// cpu
module cpu 
	(output wire [7:0] address,
	 output wire [7:0] to_memory,
	 output wire write,
	 input wire [7:0] from_memory, 
     input wire clk, reset);
clock: 3.09 ns
lec_check: 0
abc_area: 1
cap_margin: 20
cell_pad_in_sites_detail_placement: 0
core_aspect_ratio: 0.83
core_margin: 2
core_utilization: 72
cts_cluster_diameter: 339
cts_cluster_size: 15
min_routing_layer: met1
place_density: 0.35
setup_slack_margin: 0.76
slew_margin: 20
run.sh (not shown) runs the stock make flow with config.mk's settings and CLKGATE_MAP_FILE=.
The baseline stopped in global routing (5_1_grt).
Change:
--- a/flow/config.mk
+++ b/flow/config.mk
@@ -7,6 +7,5 @@
 export LEC_CHECK = 0
-export ABC_AREA = 1
 export CAP_MARGIN = 20
 export CELL_PAD_IN_SITES_DETAIL_PLACEMENT = 0
-export CORE_ASPECT_RATIO = 0.83
+export CORE_ASPECT_RATIO = 0.85
 export CORE_MARGIN = 2
@@ -14,6 +13,5 @@
 export CTS_CLUSTER_DIAMETER = 339
-export CTS_CLUSTER_SIZE = 15
 export MIN_ROUTING_LAYER = met1
 export PLACE_DENSITY = 0.35
-export SETUP_SLACK_MARGIN = 0.76
+export SETUP_SLACK_MARGIN = -0.28
 export SLEW_MARGIN = 20
==> flow/constraint.sdc (replaced) <==
create_clock -name core_clock -period 4.47 [get_ports {clk}]
set_input_delay 0.8940 -clock core_clock [delete_from_list [all_inputs] [get_ports {clk}]]
set_output_delay 0.8940 -clock core_clock [all_outputs]
set_load 0.01 [all_outputs]
=> This time the run completed without violations; synthesized cell count is lower by 13%; area after synthesis went up by 4.4%; die size rose by 4.2%.
Change:
--- a/flow/config.mk
+++ b/flow/config.mk
@@ -7,5 +7,6 @@
 export LEC_CHECK = 0
+export ABC_AREA = 1
 export CAP_MARGIN = 20
 export CELL_PAD_IN_SITES_DETAIL_PLACEMENT = 0
-export CORE_ASPECT_RATIO = 0.85
+export CORE_ASPECT_RATIO = 1.14
 export CORE_MARGIN = 2
@@ -13,5 +14,5 @@
 export CTS_CLUSTER_DIAMETER = 339
+export CTS_CLUSTER_SIZE = 15
 export MIN_ROUTING_LAYER = met1
-export PLACE_DENSITY = 0.35
-export SETUP_SLACK_MARGIN = -0.28
+export PLACE_DENSITY_LB_ADDON = 0.08
 export SLEW_MARGIN = 20
==> flow/constraint.sdc (replaced) <==
create_clock -name core_clock -period 3.09 [get_ports {clk}]
set_input_delay 0.6180 -clock core_clock [delete_from_list [all_inputs] [get_ports {clk}]]
set_output_delay 0.6180 -clock core_clock [all_outputs]
set_load 0.01 [all_outputs]
After rerunning: Design area came out higher by 1.4%. Non-clock buffer count came out higher by 19. Worst setup slack gets worse by 170 ps.
Change:
--- a/flow/config.mk
+++ b/flow/config.mk
@@ -7,3 +7,2 @@
 export LEC_CHECK = 0
-export ABC_AREA = 1
 export CAP_MARGIN = 20
@@ -12,7 +11,6 @@
 export CORE_MARGIN = 2
-export CORE_UTILIZATION = 72
+export CORE_UTILIZATION = 45
 export CTS_CLUSTER_DIAMETER = 339
-export CTS_CLUSTER_SIZE = 15
-export MIN_ROUTING_LAYER = met1
-export PLACE_DENSITY_LB_ADDON = 0.08
+export MIN_ROUTING_LAYER = met2
+export PLACE_DENSITY_LB_ADDON = 0.05
 export SLEW_MARGIN = 20
==> flow/constraint.sdc (replaced) <==
create_clock -name core_clock -period 8.14 [get_ports {clk}]
set_input_delay 1.6280 -clock core_clock [delete_from_list [all_inputs] [get_ports {clk}]]
set_output_delay 1.6280 -clock core_clock [all_outputs]
set_load 0.01 [all_outputs]
What happened:
- routed wire length is higher by 31%
- design area drops by 0.78%
- critical path depth decreases by 5
- core utilization decreases by 33 points
Change:
--- a/flow/config.mk
+++ b/flow/config.mk
@@ -8,4 +8,5 @@
 export CAP_MARGIN = 20
-export CELL_PAD_IN_SITES_DETAIL_PLACEMENT = 0
-export CORE_ASPECT_RATIO = 1.14
+export CELL_PAD_IN_SITES_DETAIL_PLACEMENT = 2
+export CELL_PAD_IN_SITES_GLOBAL_PLACEMENT = 0
+export CORE_ASPECT_RATIO = 1.8
 export CORE_MARGIN = 2
@@ -13,4 +14,8 @@
 export CTS_CLUSTER_DIAMETER = 339
+export CTS_CLUSTER_SIZE = 64
+export GPL_ROUTABILITY_DRIVEN = 0
+export GPL_TIMING_DRIVEN = 0
 export MIN_ROUTING_LAYER = met2
-export PLACE_DENSITY_LB_ADDON = 0.05
+export PLACE_DENSITY = 0.76
+export SETUP_SLACK_MARGIN = 2.42
 export SLEW_MARGIN = 20
The new run ended with an error in global routing (5_1_grt) with GRT-0116.
Area after synthesis does not change.
Synthesized cell count stays the same.
Die area barely changes.
Change:
==> flow/config.mk (replaced) <==
export PLATFORM = sky130hd
export DESIGN_NAME = cpu
export DESIGN_NICKNAME = cpu
export VERILOG_FILES = /design/flow/design.v
export SDC_FILE = /design/flow/constraint.sdc
export NUM_CORES = 4
export LEC_CHECK = 0
export CAP_MARGIN = 20
export CELL_PAD_IN_SITES_DETAIL_PLACEMENT = 0
export CORE_ASPECT_RATIO = 0.5
export CORE_MARGIN = 2
export CORE_UTILIZATION = 45
export CTS_CLUSTER_DIAMETER = 339
export CTS_CLUSTER_SIZE = 10
export MIN_ROUTING_LAYER = met1
export PLACE_DENSITY = 0.41
export SLEW_MARGIN = 20
export TNS_END_PERCENT = 15
After rerunning: This time the run completed with no timing, DRC or antenna violations. Synthesized cell count does not change. Synthesized area stays the same. Die area barely changes.


Starting RTL as in the previous note.
Settings: LEC_CHECK=0, CAP_MARGIN=20, CORE_MARGIN=2, CORE_UTILIZATION=47, CTS_CLUSTER_DIAMETER=339, CTS_CLUSTER_SIZE=98, PLACE_DENSITY=0.43, SLEW_MARGIN=15, TNS_END_PERCENT=10; clock period 8.0 ns.
Change:
CORE_UTILIZATION = 67   (was 47)
CTS_CLUSTER_SIZE = 10   (was 98)
PLACE_DENSITY = 0.39   (was 0.43)
TNS_END_PERCENT = 5   (was 10)
=> The changed run finished with timing, DRC and antenna clean. Via count is higher by about 5%. Area after synthesis does not change. Cell area came out lower by 2.2%.
Change:
CELL_PAD_IN_SITES_GLOBAL_PLACEMENT = 2   (was not set)
CORE_UTILIZATION = 40   (was 67)
CTS_CLUSTER_DIAMETER = not set   (was 339)
CTS_CLUSTER_SIZE = 53   (was 10)
GPL_ROUTABILITY_DRIVEN = 0   (was not set)
GPL_TIMING_DRIVEN = 0   (was not set)
PLACE_DENSITY = not set   (was 0.39)
SLEW_MARGIN = 5   (was 15)
TNS_END_PERCENT = not set   (was 5)
Outcome:
- The new run produced a clean layout
- wire length went up by about 11%
- via count went down by 2.9%
- final cell count went up by 14%
- worst setup slack is better by 0.24 ns
Change:
CELL_PAD_IN_SITES_GLOBAL_PLACEMENT = not set   (was 2)
CORE_UTILIZATION = 47   (was 40)
CTS_CLUSTER_DIAMETER = 339   (was not set)
CTS_CLUSTER_SIZE = 98   (was 53)
GPL_ROUTABILITY_DRIVEN = not set   (was 0)
GPL_TIMING_DRIVEN = not set   (was 0)
PLACE_DENSITY = 0.39   (was not set)
SLEW_MARGIN = 15   (was 5)
What happened: Worst setup slack degrades by 0.15 ns; synthesized cell count stays the same; via count shrinks by 2.1%; cell area shrinks by 3.7%; core utilization grows by 6.6 points; area after synthesis is unchanged; final cell count shrinks by 6.6%; clock skew stays flat.
Change:
ABC_AREA = 1   (was not set)
CAP_MARGIN = 10   (was 20)
CELL_PAD_IN_SITES_GLOBAL_PLACEMENT = 1   (was not set)
CORE_ASPECT_RATIO = 0.61   (was not set)
CORE_UTILIZATION = 45   (was 47)
CTS_CLUSTER_DIAMETER = 221   (was 339)
CTS_CLUSTER_SIZE = 11   (was 98)
GPL_ROUTABILITY_DRIVEN = 1   (was not set)
MIN_ROUTING_LAYER = met2   (was not set)
PLACE_DENSITY = not set   (was 0.39)
PLACE_DENSITY_LB_ADDON = 0.11   (was not set)
SETUP_SLACK_MARGIN = 1.0   (was not set)
SLEW_MARGIN = 20   (was 15)
What happened: This time the run did not get past global routing; area after synthesis is lower by 4.2%; die size hardly moves; synthesized cell count increases by 16%.
Change:
CORE_UTILIZATION = 22   (was 45)
CTS_CLUSTER_DIAMETER = 216   (was 221)
GPL_TIMING_DRIVEN = 1   (was not set)
Result:
- With this change the flow finished but failed the layout checks on DRC
- die area climbs by 100%
- area after synthesis is unchanged
- synthesized cell count is unchanged


cpu again, from the RTL that the note above started with.
export LEC_CHECK = 0
export ABC_AREA = 1
export CAP_MARGIN = 20
export CELL_PAD_IN_SITES_DETAIL_PLACEMENT = 0
export CORE_ASPECT_RATIO = 0.93
export CORE_MARGIN = 2
export CORE_UTILIZATION = 72
export CTS_CLUSTER_DIAMETER = 199
export CTS_CLUSTER_SIZE = 15
export GPL_ROUTABILITY_DRIVEN = 0
export MIN_ROUTING_LAYER = met1
export PLACE_DENSITY_LB_ADDON = 0.05
export SETUP_SLACK_MARGIN = 0.29
export SLEW_MARGIN = 20
create_clock -name core_clock -period 3.09 [get_ports {clk}]
The baseline ran to the end with no violations.
Then changed:
CELL_PAD_IN_SITES_DETAIL_PLACEMENT = default   (was 0)
CORE_ASPECT_RATIO = default   (was 0.93)
CTS_CLUSTER_DIAMETER = 93   (was 199)
GPL_ROUTABILITY_DRIVEN = default   (was 0)
MIN_ROUTING_LAYER = default   (was met1)
PLACE_DENSITY_LB_ADDON = 0.07   (was 0.05)
SETUP_SLACK_MARGIN = 0.42   (was 0.29)
clock period = 3.1 ns   (was 3.09 ns; I/O delays follow)
After rerunning: This time the run failed in 5_1_grt. Area after synthesis is unchanged. Synthesized cell count does not change. Die area barely changes.
Then changed:
ABC_AREA = default   (was 1)
CORE_UTILIZATION = 40   (was 72)
CTS_CLUSTER_DIAMETER = default   (was 93)
CTS_CLUSTER_SIZE = default   (was 15)
PLACE_DENSITY_LB_ADDON = default   (was 0.07)
SETUP_SLACK_MARGIN = default   (was 0.42)
clock period = 5.51 ns   (was 3.1 ns; I/O delays follow)
After rerunning:
- The changed run completed without violations
- synthesized cell count went down by 13%
- synthesized area climbs by 4.4%
- die size goes up by 84%
Then changed:
CORE_UTILIZATION = 23   (was 40)
Outcome:
- synthesized cell count does not change
- worst setup slack gets better by 0.11 ns
- hold slack gets worse by 0.010 ns
- routed wire length drops by 4.5%
- cell count climbs by 16%
Then changed:
CORE_UTILIZATION = 70   (was 23)
CTS_CLUSTER_SIZE = 14   (was default)
clock period = 2.78 ns   (was 5.51 ns; I/O delays follow)
Result: Now the flow did not get past 5_1_grt (GRT-0116); synthesized area does not change; die size is lower by 66%; synthesized cell count is unchanged.


cpu again, from the RTL that the note above started with.
Design cpu, start of the top module:
module cpu 
	(output wire [7:0] address,
	 output wire [7:0] to_memory,
	 output wire write,
	 input wire [7:0] from_memory, 
     input wire clk, reset);
export LEC_CHECK = 0
export CAP_MARGIN = 20
export CELL_PAD_IN_SITES_DETAIL_PLACEMENT = 0
export CORE_ASPECT_RATIO = 0.5
export CORE_MARGIN = 2
export CORE_UTILIZATION = 67
export CTS_CLUSTER_DIAMETER = 339
export CTS_CLUSTER_SIZE = 93
export MIN_ROUTING_LAYER = met1
export PLACE_DENSITY = 0.41
export SETUP_SLACK_MARGIN = 1.9
export SLEW_MARGIN = 20
export TNS_END_PERCENT = 15
create_clock -name core_clock -period 8.14 [get_ports {clk}]
==> next run, changes <==
- ABC_AREA: unset -> 1
- CELL_PAD_IN_SITES_DETAIL_PLACEMENT: 0 -> 2
- CELL_PAD_IN_SITES_GLOBAL_PLACEMENT: unset -> 0
- CORE_ASPECT_RATIO: 0.5 -> 1.65
- CORE_UTILIZATION: 67 -> 54
- CTS_CLUSTER_SIZE: 93 -> 49
- GPL_ROUTABILITY_DRIVEN: unset -> 1
- GPL_TIMING_DRIVEN: unset -> 1
- MIN_ROUTING_LAYER: met1 -> met2
- PLACE_DENSITY: 0.41 -> 0.76
- SETUP_SLACK_MARGIN: 1.9 -> 2.42
- TNS_END_PERCENT: 15 -> unset
Now the flow did not get past detailed placement on DPL-0033.
Die area rose by about a fifth.
Area after synthesis fell by a few percent.
Synthesized cell count is higher by about a fifth.
==> next run, changes <==
- ABC_AREA: 1 -> unset
- CELL_PAD_IN_SITES_DETAIL_PLACEMENT: 2 -> unset
- CELL_PAD_IN_SITES_GLOBAL_PLACEMENT: 0 -> unset
- CORE_ASPECT_RATIO: 1.65 -> unset
- CORE_UTILIZATION: 54 -> 64
- CTS_CLUSTER_DIAMETER: 339 -> unset
- CTS_CLUSTER_SIZE: 49 -> unset
- GPL_ROUTABILITY_DRIVEN: 1 -> unset
- GPL_TIMING_DRIVEN: 1 -> unset
- MIN_ROUTING_LAYER: met2 -> unset
- PLACE_DENSITY: 0.76 -> unset
- SETUP_SLACK_MARGIN: 2.42 -> unset
- clock period: 8.14 -> 4.03 ns (I/O delays scaled with it)
With this change the flow ran to the end with no violations.
Die size decreases by roughly a tenth.
Synthesized cell count goes down by roughly a tenth.
Area after synthesis came out higher by a few percent.


Setup of before:
Starting RTL as in the previous note.
make LEC_CHECK=0 ABC_AREA=0 CAP_MARGIN=30 CELL_PAD_IN_SITES_DETAIL_PLACEMENT=1 CELL_PAD_IN_SITES_GLOBAL_PLACEMENT=0 CORE_ASPECT_RATIO=0.98 CORE_MARGIN=2 CORE_UTILIZATION=34 CTS_CLUSTER_DIAMETER=368 PLACE_DENSITY=0.37 SETUP_SLACK_MARGIN=0.91 SLEW_MARGIN=20 TNS_END_PERCENT=70 finish   # period 8.85 ns
before: full flow OK, the timing, design-rule and antenna checks passed
diff inputs: before => after
- TNS_END_PERCENT: 70 -> unset
- SETUP_SLACK_MARGIN: 0.91 -> unset
- CORE_UTILIZATION: 34 -> 56
- PLACE_DENSITY: 0.37 -> unset
- ABC_AREA: 0 -> unset
- CORE_ASPECT_RATIO: 0.98 -> unset
- CTS_CLUSTER_DIAMETER: 368 -> unset
- CELL_PAD_IN_SITES_GLOBAL_PLACEMENT: 0 -> unset
- CELL_PAD_IN_SITES_DETAIL_PLACEMENT: 1 -> unset
- the clock period (ns, I/O delays scaled along): 8.85 -> 8.0
==> results <==
- Summary — count of clock buffers in the final design, after relative to before: higher, by 1.


cpu again, from the RTL that the note above started with.
Settings: LEC_CHECK=0, ABC_AREA=1, CAP_MARGIN=20, CORE_ASPECT_RATIO=0.92, CORE_MARGIN=2, CORE_UTILIZATION=72, CTS_CLUSTER_SIZE=15, PLACE_DENSITY=0.65, SETUP_SLACK_MARGIN=0.26, SLEW_MARGIN=20; clock period 3.06 ns.
The starting point ran to the end with violations: setup timing.
Rerun with:
--- a/flow/config.mk
+++ b/flow/config.mk
@@ -12,5 +12,5 @@
 export CORE_UTILIZATION = 72
 export CTS_CLUSTER_SIZE = 15
-export PLACE_DENSITY = 0.65
-export SETUP_SLACK_MARGIN = 0.26
+export PLACE_DENSITY = 0.41
+export SETUP_SLACK_MARGIN = 0.79
 export SLEW_MARGIN = 20
=> The changed run ended with an error in global routing (5_1_grt) with GRT-0232. Die size is unchanged. Area after synthesis stays the same. Synthesized cell count is unchanged.
Rerun with:
==> flow/config.mk (replaced) <==
export PLATFORM = sky130hd
export DESIGN_NAME = cpu
export DESIGN_NICKNAME = cpu
export VERILOG_FILES = /design/flow/design.v
export SDC_FILE = /design/flow/constraint.sdc
export NUM_CORES = 4
export LEC_CHECK = 0
export ABC_AREA = 1
export CAP_MARGIN = 20
export CORE_MARGIN = 2
export CORE_UTILIZATION = 68
export SLEW_MARGIN = 20
==> flow/constraint.sdc (replaced) <==
create_clock -name core_clock -period 5.17 [get_ports {clk}]
set_input_delay 1.0340 -clock core_clock [delete_from_list [all_inputs] [get_ports {clk}]]
set_output_delay 1.0340 -clock core_clock [all_outputs]
set_load 0.01 [all_outputs]
- The changed run completed without violations
- die size came out higher by 5.6%
- area after synthesis stays the same
- synthesized cell count is unchanged
Rerun with:
--- a/flow/config.mk
+++ b/flow/config.mk
@@ -6,7 +6,6 @@
 export NUM_CORES = 4
 export LEC_CHECK = 0
-export ABC_AREA = 1
 export CAP_MARGIN = 20
 export CORE_MARGIN = 2
-export CORE_UTILIZATION = 68
+export CORE_UTILIZATION = 35
 export SLEW_MARGIN = 20
==> flow/constraint.sdc (replaced) <==
create_clock -name core_clock -period 9.95 [get_ports {clk}]
set_input_delay 1.9900 -clock core_clock [delete_from_list [all_inputs] [get_ports {clk}]]
set_output_delay 1.9900 -clock core_clock [all_outputs]
set_load 0.01 [all_outputs]
- cell count goes down by a few percent
- wire length goes up by about a fifth
- global-route usage goes down by 16 points
- via count goes down by a few percent
- count of clock-buffer cells in the layout does not change
- area after synthesis goes up by a few percent
- utilization goes down by 35 points
- cell area goes up by a few percent
- setup slack improves by 3.1 ns
Rerun with:
--- a/flow/config.mk
+++ b/flow/config.mk
@@ -8,4 +8,5 @@
 export CAP_MARGIN = 20
 export CORE_MARGIN = 2
-export CORE_UTILIZATION = 35
+export CORE_UTILIZATION = 72
+export CTS_CLUSTER_DIAMETER = 93
 export SLEW_MARGIN = 20
==> flow/constraint.sdc (replaced) <==
create_clock -name core_clock -period 3.58 [get_ports {clk}]
set_input_delay 0.7160 -clock core_clock [delete_from_list [all_inputs] [get_ports {clk}]]
set_output_delay 0.7160 -clock core_clock [all_outputs]
set_load 0.01 [all_outputs]
The changed run finished with setup timing left.
Core utilization increases by 44 points.
Cell area increases slightly.
Critical path depth is unchanged.
Clock-buffer cell count stays the same.
First-iteration DRC count increases by well over a third.
